==> flow/design.v <==
module sw(i0, i1, i2, i3, o0, o1, o2, o3, clk, rst);
  input clk, rst;
  input [9:0] i0, i1, i2, i3;
  output [9:0] o0, o1, o2, o3;
	wire [9:0] co0, co1, co2, co3;  
	wire [3:0] req0, req1, req2, req3;  
	ib ib0(i0, co0, req0, ack0, full0, clk, rst);
	ib ib1(i1, co1, req1, ack1, full1, clk, rst);
	ib ib2(i2, co2, req2, ack2, full2, clk, rst);
	ib ib3(i3, co3, req3, ack3, full3, clk, rst);
	ackor ackor0(ack00, ack10, ack20, ack30, ack0);
	ackor ackor1(ack01, ack11, ack21, ack31, ack1);
	ackor ackor2(ack02, ack12, ack22, ack32, ack2);
	ackor ackor3(ack03, ack13, ack23, ack33, ack3);
	arb arb0(req0[0], req1[0], req2[0], req3[0], ack00, ack01, ack02, ack03, clk, rst);
	arb arb1(req0[1], req1[1], req2[1], req3[1], ack10, ack11, ack12, ack13, clk, rst);
	arb arb2(req0[2], req1[2], req2[2], req3[2], ack20, ack21, ack22, ack23, clk, rst);
	arb arb3(req0[3], req1[3], req2[3], req3[3], ack30, ack31, ack32, ack33, clk, rst);
	cb cb(co0, co1, co2, co3, o0, o1, o2, o3,
		{ack03, ack02, ack01, ack00}, {ack13, ack12, ack11, ack10},
		{ack23, ack22, ack21, ack20}, {ack33, ack32, ack31, ack30});
endmodule
module ib(pkti, pkto, req, ack, full, clk, rst);
  input ack, clk, rst;
  input [9:0] pkti;
  output full;
  output [9:0] pkto;
  output [3:0] req;
	wire [3:0] reqi;
	mkwe mkwe(pkti, we);  
	fifo fifo(pkti, we, full, pkto, re, empty, clk, rst);
	isbm isbm(pkto[9:8], re, empty, reqi, req, ack, clk, rst);
	mkreq mkreq(pkto, reqi, clk, rst);
endmodule
module isbm(cmd, re, empty, reqi, req_out, ack, clk, rst);
  input clk, rst, empty, ack;
  input [1:0] cmd;
  input [3:0] reqi;
  output re;
  reg [3:0] req;
  reg [1:0] mode;
  localparam MODE_WAIT_HEAD = 2'b00;
  localparam MODE_WAIT_ACK = 2'b01;
  localparam MODE_WAIT_TAIL = 2'b10;
  localparam CMD_HEAD = 2'b10;
  localparam CMD_TAIL = 2'b11;
  output [3:0] req_out;
  assign req_out = req;
  assign re = ack;
  always @(posedge clk) begin
    if (rst) begin
      mode <= MODE_WAIT_HEAD;
      req <= 0;
    end else begin
      if (mode == MODE_WAIT_HEAD && !empty && cmd == CMD_HEAD) begin
        mode <= MODE_WAIT_ACK;
        req <= reqi;
      end else if (mode == MODE_WAIT_ACK && ack) begin
        mode <= MODE_WAIT_TAIL;
      end else if (mode == MODE_WAIT_TAIL && !empty && cmd == CMD_TAIL) begin
        mode <= MODE_WAIT_HEAD;
        req <= 0;
      end else begin
      end
    end
  end
endmodule
module fifo(in, we, full, out, re, empty, clk, rst);
  input clk, rst, we, re;
  input [9:0] in;
  output [9:0] out;
  output empty, full;
  reg [4:0] head, tail;
  reg [9:0] buffer [0:16];  
  wire [4:0] next_head;
  wire [4:0] next_tail;
  assign out = empty ? {(9+1){1'b0}} : buffer[head];
  assign next_head = (head + 1) % 17;
  assign next_tail = (tail + 1) % 17;
  assign empty = (head == tail);
  assign full = (next_tail == head);
  integer i;
  always @(posedge clk) begin
    if (rst) begin
      head <= 0;
      tail <= 0;
      for (i = 0; i <= 16; i++) begin
        buffer[i] = 0;
      end
    end else begin
      if (we & !full) begin
        buffer[tail] <= in;
        tail <= next_tail;
      end
      if (re & !empty) begin
        head <= next_head;
      end
    end
  end
endmodule
module mkreq(pkt, req, clk, rst);
  input clk, rst;
  input [9:0] pkt;
  output [3:0] req;
  assign req = pkt[9:8] == 2'b10 ? (1 << pkt[1:0]) : 0;
endmodule
module mkwe (pkt, we);
  input [9:0] pkt;
  output we;
  assign we = pkt[9:8] != 0;
endmodule
module arb (req0, req1, req2, req3, ack0, ack1, ack2, ack3, clk, rst);
  input clk, rst;
  input req0, req1, req2, req3;  
  output ack0, ack1, ack2, ack3;  
  reg [3:0] lead;  
  reg [2:0] ack;  
  wire [3:0] first, second, third, forth;
  wire [3:0] reqs;
  assign first = lead;
  assign second = (lead + 1) % 4;
  assign third = (lead + 2) % 4;
  assign forth = (lead + 3) % 4;
  assign reqs = {req3, req2, req1, req0};
  assign ack0 = (req0 && ack == 1);
  assign ack1 = (req1 && ack == 2);
  assign ack2 = (req2 && ack == 3);
  assign ack3 = (req3 && ack == 4);
  always @(posedge clk) begin
    if (rst) begin
      lead <= 0;
      ack <= 0;
    end else begin
      if (ack != 0) begin
        if ((ack == 1 && !req0) || (ack == 2 && !req1) || (ack == 3 && !req2) || (ack == 4 && !req3)) begin
          ack <= 0;
        end
      end else begin
        if (reqs[first]) begin
          ack <= first + 1;
          lead <= (lead + 1) % 4;
        end else if (reqs[second]) begin
          ack <= second + 1;
          lead <= (lead + 1) % 4;
        end else if (reqs[third]) begin
          ack <= third + 1;
          lead <= (lead + 1) % 4;
        end else if (reqs[forth]) begin
          ack <= forth + 1;
          lead <= (lead + 1) % 4;
        end else begin
        end
      end
    end
  end
endmodule
module cb(i0, i1, i2, i3, o0, o1, o2, o3, d0, d1, d2, d3);
  input [9:0] i0, i1, i2, i3;
  input [3:0] d0, d1, d2, d3;
  output [9:0] o0, o1, o2, o3;
  cbsel cbsel0(i0, i1, i2, i3, o0, d0);
  cbsel cbsel1(i0, i1, i2, i3, o1, d1);
  cbsel cbsel2(i0, i1, i2, i3, o2, d2);
  cbsel cbsel3(i0, i1, i2, i3, o3, d3);
endmodule
module cbsel (in0, in1, in2, in3, out, port);
  input [9:0] in0, in1, in2, in3;
  input [3:0] port;
  output[9:0] out;
  assign out = (port == 4'b0000) ? 0 :
               (port == 4'b0001) ? in0 :
               (port == 4'b0010) ? in1 :
               (port == 4'b0100) ? in2 :
               (port == 4'b1000) ? in3 :
               9'bx;
endmodule
module ackor (ack0, ack1, ack2, ack3, ack);
  input ack0, ack1, ack2, ack3;
  output ack;
  assign ack = ack0 || ack1 || ack2 || ack3;
endmodule
make LEC_CHECK=0 CAP_MARGIN=20 CORE_MARGIN=2 CORE_UTILIZATION=72 CTS_CLUSTER_DIAMETER=362 CTS_CLUSTER_SIZE=44 PLACE_DENSITY_LB_ADDON=0.02 SETUP_SLACK_MARGIN=0.89 SLEW_MARGIN=20 finish   # period 3.29 ns
run.sh (not shown) runs the stock make flow with config.mk's settings and CLKGATE_MAP_FILE=.
The first run aborted during global routing (5_1_grt) with ODB-0269.
Rerun with:
CORE_UTILIZATION = 13   (was 72)
CTS_CLUSTER_DIAMETER = default   (was 362)
CTS_CLUSTER_SIZE = default   (was 44)
PLACE_DENSITY = 0.6   (was default)
PLACE_DENSITY_LB_ADDON = default   (was 0.02)
SETUP_SLACK_MARGIN = default   (was 0.89)
clock period = 6.4 ns   (was 3.29 ns; I/O delays follow)
Outcome: The changed run finished clean; die size is higher to 5.5 times its value; area after synthesis is unchanged; synthesized cell count does not change.
Rerun with:
ABC_AREA = 0   (was default)
CELL_PAD_IN_SITES_GLOBAL_PLACEMENT = 0   (was default)
CORE_ASPECT_RATIO = 0.54   (was default)
CORE_UTILIZATION = 69   (was 13)
CTS_CLUSTER_DIAMETER = 247   (was default)
CTS_CLUSTER_SIZE = 13   (was default)
GPL_TIMING_DRIVEN = 1   (was default)
HOLD_SLACK_MARGIN = -0.08   (was default)
MAX_ROUTING_LAYER = met4   (was default)
PLACE_DENSITY = default   (was 0.6)
PLACE_DENSITY_LB_ADDON = 0.07   (was default)
SETUP_SLACK_MARGIN = 0.99   (was default)
clock period = 3.42 ns   (was 6.4 ns; I/O delays follow)
Effect:
- With this change the flow reached the layout checks and failed them: setup timing
- die area is lower by 81%
- combinational power grows to 3.4 times its value
- count of clock-buffer cells in the layout is higher by 42
- setup slack gets worse by 1400 ps
- design area rose by 3.0%
- clock power rose by 51%
- sequential power is higher by 89%
- core utilization rose by 72 points
- sequential share of layout area falls by 1.5 points
- wire length goes up by 28%
- hold slack degrades by 8.0 ps
Power and IR drop assume default switching activity.
